Design colour_change, start of the top module:
module colour_change #
(
    parameter DATA_WIDTH = 24  
)
(
    input  wire                   clk,
    input  wire                   n_rst,
    input  wire [DATA_WIDTH-1:0] i_vid_data,
    input  wire                  i_vid_hsync,
    input  wire                  i_vid_vsync,
    input  wire                  i_vid_VDE,
    output reg [DATA_WIDTH-1:0] o_vid_data,
    output reg                  o_vid_hsync,
    output reg                  o_vid_vsync,
    output reg                  o_vid_VDE,
    input wire [3:0] btn,
    input wire [3:0] sw,
    output wire [3:0] led 
);
 assign led = 4'd0;
 wire [23:0] out1, out2,out3;
   wire hsync, vsync, vde, hsync2, vsync2, vde2, hsync3, vsync3, vde3;
   always@* begin
       case(sw)
           4'd1:begin o_vid_data=out1;
           o_vid_hsync = hsync;
           o_vid_vsync = vsync;
           o_vid_VDE = vde;
           end
           4'd2: begin 
            o_vid_data=out2;
            o_vid_hsync = hsync2;
            o_vid_vsync = vsync2;
            o_vid_VDE = vde2;
           end
           4'd3: begin 
  ...
clock: 13.4 ns
lec_check: 0
abc_area: 1
cap_margin: 20
core_margin: 2
core_utilization: 72
cts_cluster_diameter: 223
place_density: 0.36
setup_slack_margin: 1.55
slew_margin: 20
run.sh (not shown) runs the stock make flow with config.mk's settings and CLKGATE_MAP_FILE=.
The starting point never finished: it broke off in global routing (5_1_grt) (ODB-0269).
Rerun with:
- ABC_AREA: 1 -> unset
- CORE_UTILIZATION: 72 -> 40
- CTS_CLUSTER_DIAMETER: 223 -> unset
- PLACE_DENSITY: 0.36 -> unset
- SETUP_SLACK_MARGIN: 1.55 -> unset
- clock period: 13.4 -> 18.1 ns (I/O delays scaled with it)
Outcome: With this change the flow produced a clean layout; synthesized area went up by 8.1%; die size went up by about 90%; synthesized cell count went down by 4.0%.

========
colour_change again, from the RTL that the note above started with.
Settings: LEC_CHECK=0, ABC_AREA=1, CAP_MARGIN=25, CELL_PAD_IN_SITES_GLOBAL_PLACEMENT=0, CORE_MARGIN=2, CORE_UTILIZATION=71, CTS_CLUSTER_DIAMETER=214, CTS_CLUSTER_SIZE=14, HOLD_SLACK_MARGIN=-0.1, PLACE_DENSITY_LB_ADDON=0.04, SETUP_SLACK_MARGIN=-0.87, SLEW_MARGIN=20, TNS_END_PERCENT=70; clock period 11.4 ns.
The first run stopped in global routing (5_1_grt) on DPL-0038.
Then changed:
- CAP_MARGIN: 25 -> 0
- CELL_PAD_IN_SITES_GLOBAL_PLACEMENT: 0 -> default
- CORE_UTILIZATION: 71 -> 72
- CTS_CLUSTER_DIAMETER: 214 -> default
- CTS_CLUSTER_SIZE: 14 -> default
- HOLD_SLACK_MARGIN: -0.1 -> default
- PLACE_DENSITY_LB_ADDON: 0.04 -> default
- SETUP_SLACK_MARGIN: -0.87 -> -0.76
- TNS_END_PERCENT: 70 -> default
- clock period: 11.4 -> 12.2 ns (I/O delays scaled with it)
What happened: With this change the flow produced a layout that fails on negative setup slack. Area after synthesis does not change. Die size fell by 1.4%. Synthesized cell count does not change.
Then changed:
- ABC_AREA: 1 -> default
- CAP_MARGIN: 0 -> 20
- CORE_UTILIZATION: 72 -> 67
- SETUP_SLACK_MARGIN: -0.76 -> -0.92
The changed run aborted during global routing (5_1_grt).
Die size increases by about a fifth.
Area after synthesis goes up by a little under a tenth.
Synthesized cell count decreases by a few percent.
Then changed:
- CORE_UTILIZATION: 67 -> 68
- SETUP_SLACK_MARGIN: -0.92 -> default
- clock period: 12.2 -> 18.1 ns (I/O delays scaled with it)
This time the run went through all stages and came out clean.
Die size came out lower by 1.4%.
Synthesized area does not change.
Synthesized cell count stays the same.

========
## north
colour_change again, from the RTL that the note above started with.
make LEC_CHECK=0 CAP_MARGIN=20 CORE_MARGIN=2 CORE_UTILIZATION=40 GPL_ROUTABILITY_DRIVEN=0 GPL_TIMING_DRIVEN=0 SLEW_MARGIN=35 finish   # period 20.0 ns
north: done, clean on timing, DRC and antenna
Input changes introduced in south (baseline for comparison: north):
--- a/flow/config.mk
+++ b/flow/config.mk
@@ -7,7 +7,13 @@
 export LEC_CHECK = 0
-export CAP_MARGIN = 20
+export CAP_MARGIN = 5
+export CELL_PAD_IN_SITES_DETAIL_PLACEMENT = 1
+export CORE_ASPECT_RATIO = 0.65
 export CORE_MARGIN = 2
 export CORE_UTILIZATION = 40
-export GPL_ROUTABILITY_DRIVEN = 0
+export CTS_CLUSTER_SIZE = 40
+export GPL_ROUTABILITY_DRIVEN = 1
 export GPL_TIMING_DRIVEN = 0
-export SLEW_MARGIN = 35
+export HOLD_SLACK_MARGIN = -0.09
+export SETUP_SLACK_MARGIN = 5.0
+export SLEW_MARGIN = 25
+export TNS_END_PERCENT = 90
Findings:
As of south, number of tap instances had fallen slightly compared to north. Capture point of the worst path = pos.o_vid_data[23]: north; capture point of the worst path = pos.o_vid_data[7]: south. north → south: number of instances on the worst hold path neither gained nor lost much, minimum period implied by the final worst setup slack -2.76 ns. Summary of south over north: y dimension of the die decreased by about 20% relative to the old numbers, logic depth of the worst path, buffers included grew by 1, share of the cycle needed by the critical path after routing lost 14 points, wire length reported by the detailed router increased about 50%.

========
Starting RTL as in the previous note.
==> flow/design.v (excerpt) <==
module colour_change #
(
    parameter DATA_WIDTH = 24  
)
(
    input  wire                   clk,
    input  wire                   n_rst,
    input  wire [DATA_WIDTH-1:0] i_vid_data,
    input  wire                  i_vid_hsync,
    input  wire                  i_vid_vsync,
    input  wire                  i_vid_VDE,
    output reg [DATA_WIDTH-1:0] o_vid_data,
    output reg                  o_vid_hsync,
    output reg                  o_vid_vsync,
    output reg                  o_vid_VDE,
    input wire [3:0] btn,
    input wire [3:0] sw,
    output wire [3:0] led 
);
 assign led = 4'd0;
 wire [23:0] out1, out2,out3;
   wire hsync, vsync, vde, hsync2, vsync2, vde2, hsync3, vsync3, vde3;
   always@* begin
       case(sw)
           4'd1:begin o_vid_data=out1;
           o_vid_hsync = hsync;
           o_vid_vsync = vsync;
           o_vid_VDE = vde;
           end
           4'd2: begin 
            o_vid_data=out2;
            o_vid_hsync = hsync2;
            o_vid_vsync = vsync2;
            o_vid_VDE = vde2;
           end
           4'd3: begin 
           o_vid_data=out3;
           o_vid_hsync = hsync3;
           o_vid_vsync = vsync3;
           o_vid_VDE = vde3;
          end
          default: begin
           o_vid_data=i_vid_data;
           o_vid_hsync = i_vid_hsync;
           o_vid_vsync = i_vid_vsync;
           o_vid_VDE = i_vid_VDE;
           end
       endcase
   end
   skin_detection skin(.clk(clk), .n_rst(n_rst), .i_vid_data(i_vid_data), .i_vid_hsync(i_vid_hsync), .i_vid_vsync(i_vid_vsync), .i_vid_VDE(i_vid_VDE), .o_vid_data(out1), .o_vid_hsync(hsync), .o_vid_vsync(vsync), .o_vid_VDE(vde), .sw(sw));
   inversion inverse(.clk(clk), .n_rst(n_rst), .i_vid_data(i_vid_data), .i_vid_hsync(i_vid_hsync), .i_vid_vsync(i_vid_vsync), .i_vid_VDE(i_vid_VDE), .o_vid_data(out2), .o_vid_hsync(hsync2), .o_vid_vsync(vsync2), .o_vid_VDE(vde2), .sw(sw));
  ...
clock: 20.0 ns
lec_check: 0
abc_area: 1
cap_margin: 20
core_margin: 2
core_utilization: 37
cts_cluster_diameter: 281
cts_cluster_size: 99
place_density: 0.82
slew_margin: 20
Edit:
- ABC_AREA: 1 -> not set
- CORE_UTILIZATION: 37 -> 40
- CTS_CLUSTER_DIAMETER: 281 -> not set
- CTS_CLUSTER_SIZE: 99 -> not set
- PLACE_DENSITY: 0.82 -> not set
=>
- design area rose by a little under a tenth
- synthesized area rose by a little under a tenth
- core utilization rose by 2.9 points
- clock-buffer cell count fell by 4
- synthesized cell count fell by a few percent
- non-clock buffer count rose by 13
- via count rose by roughly a tenth
- wire length rose by a quarter to a third
- worst setup slack is worse by 1.3 ns
- die size stays flat
Edit:
- CAP_MARGIN: 20 -> 5
- CELL_PAD_IN_SITES_DETAIL_PLACEMENT: not set -> 2
- CORE_ASPECT_RATIO: not set -> 0.65
- CTS_CLUSTER_SIZE: not set -> 40
- GPL_ROUTABILITY_DRIVEN: not set -> 1
- GPL_TIMING_DRIVEN: not set -> 1
- HOLD_SLACK_MARGIN: not set -> -0.09
- SETUP_SLACK_MARGIN: not set -> 5.0
- SLEW_MARGIN: 20 -> 25
- TNS_END_PERCENT: not set -> 35
What happened:
- With this change the flow aborted during 5_1_grt with GRT-0232
- synthesized cell count stays the same
- die size hardly moves
- area after synthesis does not change
Edit:
- ABC_AREA: not set -> 0
- CAP_MARGIN: 5 -> 20
- CELL_PAD_IN_SITES_DETAIL_PLACEMENT: 2 -> not set
- CORE_ASPECT_RATIO: 0.65 -> not set
- CORE_UTILIZATION: 40 -> 25
- CTS_CLUSTER_DIAMETER: not set -> 281
- CTS_CLUSTER_SIZE: 40 -> 99
- GPL_ROUTABILITY_DRIVEN: 1 -> not set
- GPL_TIMING_DRIVEN: 1 -> not set
- HOLD_SLACK_MARGIN: -0.09 -> 0.28
- PLACE_DENSITY: not set -> 0.82
- SETUP_SLACK_MARGIN: 5.0 -> not set
- SLEW_MARGIN: 25 -> 20
- TNS_END_PERCENT: 35 -> not set
What happened: The changed run produced a clean layout. Synthesized cell count is unchanged. Synthesized area is unchanged. Die area goes up by 59%.
Edit:
- ABC_AREA: 0 -> not set
- CAP_MARGIN: 20 -> 5
- CELL_PAD_IN_SITES_DETAIL_PLACEMENT: not set -> 1
- CORE_ASPECT_RATIO: not set -> 0.65
- CORE_UTILIZATION: 25 -> 55
- CTS_CLUSTER_DIAMETER: 281 -> not set
- CTS_CLUSTER_SIZE: 99 -> 40
- GPL_ROUTABILITY_DRIVEN: not set -> 1
- GPL_TIMING_DRIVEN: not set -> 0
- HOLD_SLACK_MARGIN: 0.28 -> -0.09
- PLACE_DENSITY: 0.82 -> 0.9
- SETUP_SLACK_MARGIN: not set -> 5.0
- SLEW_MARGIN: 20 -> 25
- TNS_END_PERCENT: not set -> 50
=> The new run ended with an error in 4_1_cts (DPL-0033); synthesized cell count does not change; synthesized area stays the same; die size decreases by 54%.
